## fp_multiplier
module fp_multiplier(input [31:0] a,input [31:0] b,output [31:0]out,input clk,
	input rst,input in_valid,output out_valid);
Size: ~100 I/O pins.
clock: 3.07 ns
lec_check: 0
abc_area: 0
cap_margin: 20
cell_pad_in_sites_detail_placement: 0
cell_pad_in_sites_global_placement: 3
core_aspect_ratio: 1.01
core_margin: 2
core_utilization: 32
cts_cluster_diameter: 313
cts_cluster_size: 16
gpl_routability_driven: 0
gpl_timing_driven: 0
hold_slack_margin: 0.07
max_routing_layer: met4
min_routing_layer: met1
place_density_lb_addon: 0.18
setup_slack_margin: 0.47
slew_margin: 15
run.sh (not shown) runs the stock make flow with config.mk's settings and CLKGATE_MAP_FILE=.
The starting point went through all stages and came out clean.
==> next run, changes <==
- ABC_AREA: 0 -> default
- CELL_PAD_IN_SITES_DETAIL_PLACEMENT: 0 -> default
- CELL_PAD_IN_SITES_GLOBAL_PLACEMENT: 3 -> default
- CORE_ASPECT_RATIO: 1.01 -> default
- CORE_UTILIZATION: 32 -> 40
- CTS_CLUSTER_DIAMETER: 313 -> default
- CTS_CLUSTER_SIZE: 16 -> default
- GPL_ROUTABILITY_DRIVEN: 0 -> default
- GPL_TIMING_DRIVEN: 0 -> default
- HOLD_SLACK_MARGIN: 0.07 -> default
- MAX_ROUTING_LAYER: met4 -> default
- MIN_ROUTING_LAYER: met1 -> default
- PLACE_DENSITY_LB_ADDON: 0.18 -> default
- SETUP_SLACK_MARGIN: 0.47 -> default
- SLEW_MARGIN: 15 -> 20
- clock period: 3.07 -> 2.41 ns (I/O delays scaled with it)
The changed run produced a clean layout.
Non-clock buffer count is lower by 68.
Total power is higher by well over a third.
Core utilization is higher by 11 points.
Via count is higher slightly.
Clock-buffer cell count is higher by 161.
Die area is lower by about a fifth.
Setup slack loses 0.58 ns.
==> next run, changes <==
- CELL_PAD_IN_SITES_DETAIL_PLACEMENT: default -> 2
- CTS_CLUSTER_DIAMETER: default -> 70
- GPL_ROUTABILITY_DRIVEN: default -> 0
- HOLD_SLACK_MARGIN: default -> -0.04
- TNS_END_PERCENT: default -> 15
- clock period: 2.41 -> 1.35 ns (I/O delays scaled with it)
With this change the flow completed and failed the layout checks on negative setup slack.
Setup slack gets worse by 1.2 ns.
Routed wire length rose by 120%.
Utilization grows by 0.68 points.
Power rises by 100%.

---

## oak
Starting RTL as in the previous note.
==> flow/config.mk <==
export PLATFORM = sky130hd
export DESIGN_NAME = fp_multiplier
export DESIGN_NICKNAME = fp_multiplier
export VERILOG_FILES = /design/flow/design.v
export SDC_FILE = /design/flow/constraint.sdc
export NUM_CORES = 4
export LEC_CHECK = 0
export ABC_AREA = 0
export CAP_MARGIN = 10
export CELL_PAD_IN_SITES_DETAIL_PLACEMENT = 0
export CORE_MARGIN = 4
export CORE_UTILIZATION = 72
export CTS_CLUSTER_DIAMETER = 199
export CTS_CLUSTER_SIZE = 32
export GPL_ROUTABILITY_DRIVEN = 1
export MIN_ROUTING_LAYER = met1
export PLACE_DENSITY_LB_ADDON = 0.0
export SETUP_SLACK_MARGIN = 0.58
export SLEW_MARGIN = 15
==> flow/constraint.sdc <==
create_clock -name core_clock -period 2.02 [get_ports {clk}]
set_input_delay 0.4040 -clock core_clock [delete_from_list [all_inputs] [get_ports {clk}]]
set_output_delay 0.4040 -clock core_clock [all_outputs]
set_load 0.01 [all_outputs]
Layout checks on oak: not met. Flow itself completed; violations: setup timing.
Changes in pine relative to oak:
- CORE_MARGIN now 2, was 4
- CTS_CLUSTER_DIAMETER now 362, was 199
- CORE_ASPECT_RATIO now 0.8, previously not set
[summary]
NOTE layout buffer count excluding clock buffers oak->pine decreased by a few percent. Per the comparison of pine with oak, final-layout fill cell count decreased about 1.5%; worst hold slack essentially unchanged; final instance count without filler cells decreased about 0.55%; fraction of the mapped netlist area in adder cells essentially unchanged. Although it ran to completion, pine produced a layout that fails the final checks because of setup timing. oak: all stages done; final checks FAILED (setup timing). pine against oak; power is up slightly.

---

== before ==
fp_multiplier again, from the RTL that the note above started with.
clock: 1.35 ns
lec_check: 0
abc_area: 1
cap_margin: 40
core_margin: 2
core_utilization: 72
cts_cluster_diameter: 335
cts_cluster_size: 14
hold_slack_margin: 0.13
place_density_lb_addon: 0.08
setup_slack_margin: -0.13
slew_margin: 20
before finished all stages; however, its layout fails the closing checks, the failures being negative setup slack.
Here is what was changed in the inputs of after compared with before.
--- a/flow/config.mk
+++ b/flow/config.mk
@@ -8,2 +8,3 @@
-export ABC_AREA = 1
-export CAP_MARGIN = 40
+export ABC_AREA = 0
+export CAP_MARGIN = 20
+export CORE_ASPECT_RATIO = 1.81
@@ -12,4 +13,2 @@
-export CTS_CLUSTER_DIAMETER = 335
-export CTS_CLUSTER_SIZE = 14
-export HOLD_SLACK_MARGIN = 0.13
-export PLACE_DENSITY_LB_ADDON = 0.08
+export CTS_CLUSTER_SIZE = 53
+export PLACE_DENSITY = 0.36
after ran in full, but the layout does not pass; the checks complain about negative setup slack. When the final numbers for before and after were put side by side, the number of nets in the layout turned out to be smaller in after. The lower post-layout period usage of the worst path of before and after is in before. The number of cells on the critical path of after falls short of that of before by 2. Cell count of after falls short of that of before by more than 10%. Relative to before, the routed length on met3 measured on after has decreased by more than a quarter.

---

## pepper
Starting RTL as in the previous note.
Design fp_multiplier, start of the top module:
module fp_multiplier(input [31:0] a,input [31:0] b,output [31:0]out,input clk,
	input rst,input in_valid,output out_valid);
clock: 1.91 ns
lec_check: 0
cap_margin: 35
cell_pad_in_sites_global_placement: 1
core_margin: 9
core_utilization: 70
cts_cluster_diameter: 383
cts_cluster_size: 16
gpl_timing_driven: 1
min_routing_layer: met2
place_density_lb_addon: 0.26
setup_slack_margin: -0.03
slew_margin: 20
tns_end_percent: 30
pepper: all stages done; final checks FAILED (setup timing).
Setup changes, pepper to delta
- TNS_END_PERCENT no longer set, was 30
- GPL_TIMING_DRIVEN no longer set, was 1
- CORE_UTILIZATION now 63, was 70
- CAP_MARGIN now 20, was 35
- SETUP_SLACK_MARGIN no longer set, was -0.03
- CTS_CLUSTER_SIZE no longer set, was 16
- CORE_MARGIN now 2, was 9
- PLACE_DENSITY_LB_ADDON no longer set, was 0.26
- MIN_ROUTING_LAYER no longer set, was met2
- CTS_CLUSTER_DIAMETER no longer set, was 383
- CELL_PAD_IN_SITES_GLOBAL_PLACEMENT no longer set, was 1
- the clock period (ns, I/O delays scaled along) now 1.32, was 1.91
[summary]
delta completed end to end; final checks failed (setup timing). Core area is lower on pepper. As far as estimated wirelength of the detail-placed design is concerned, pepper and delta perform about the same. As far as count of distinct cell types in the synthesized netlist goes, pepper and delta are indistinguishable; the numbers are identical. Final routed wirelength across all metal layers for delta is lower than for pepper. delta can be clocked slower than pepper. Compare delta and pepper | detailed-router iteration count before antenna repair higher: pepper. Capture point of the worst path = DFF3[30].Q$_DFF_P_: delta; capture point of the worst path = DFF3[28].Q$_DFF_P_: pepper. Cmp delta and pepper / slack of the worst reg-to-reg path / lower: delta. Status: clock-pin slew on the worst setup and hold paths parity (pepper, delta). Diff pepper..delta | count of library flops with an enable pin | unchanged.
diff inputs: delta => indigo
- an added HOLD_SLACK_MARGIN of 0.11
- an added CTS_CLUSTER_DIAMETER of 278
- an added MIN_ROUTING_LAYER of met2
- an added CORE_ASPECT_RATIO of 1.74
- a change of CORE_UTILIZATION from 63 to 40
- a change of the clock period (ns, I/O delays scaled along) from 1.32 to 1.41
Results
| indigo | all stages done | FAIL | setup timing |. Number of hold buffers added after CTS is lower on delta. Re met1 routed wirelength after detailed routing: indigo is 100% down on delta. Going from delta to indigo, logic gate share of total power shrinks by 0.5 points. Compared with delta, indigo shows a higher number of setup violations in the final report.
Power figures rest on the tool's default switching activity, not on a simulated workload.
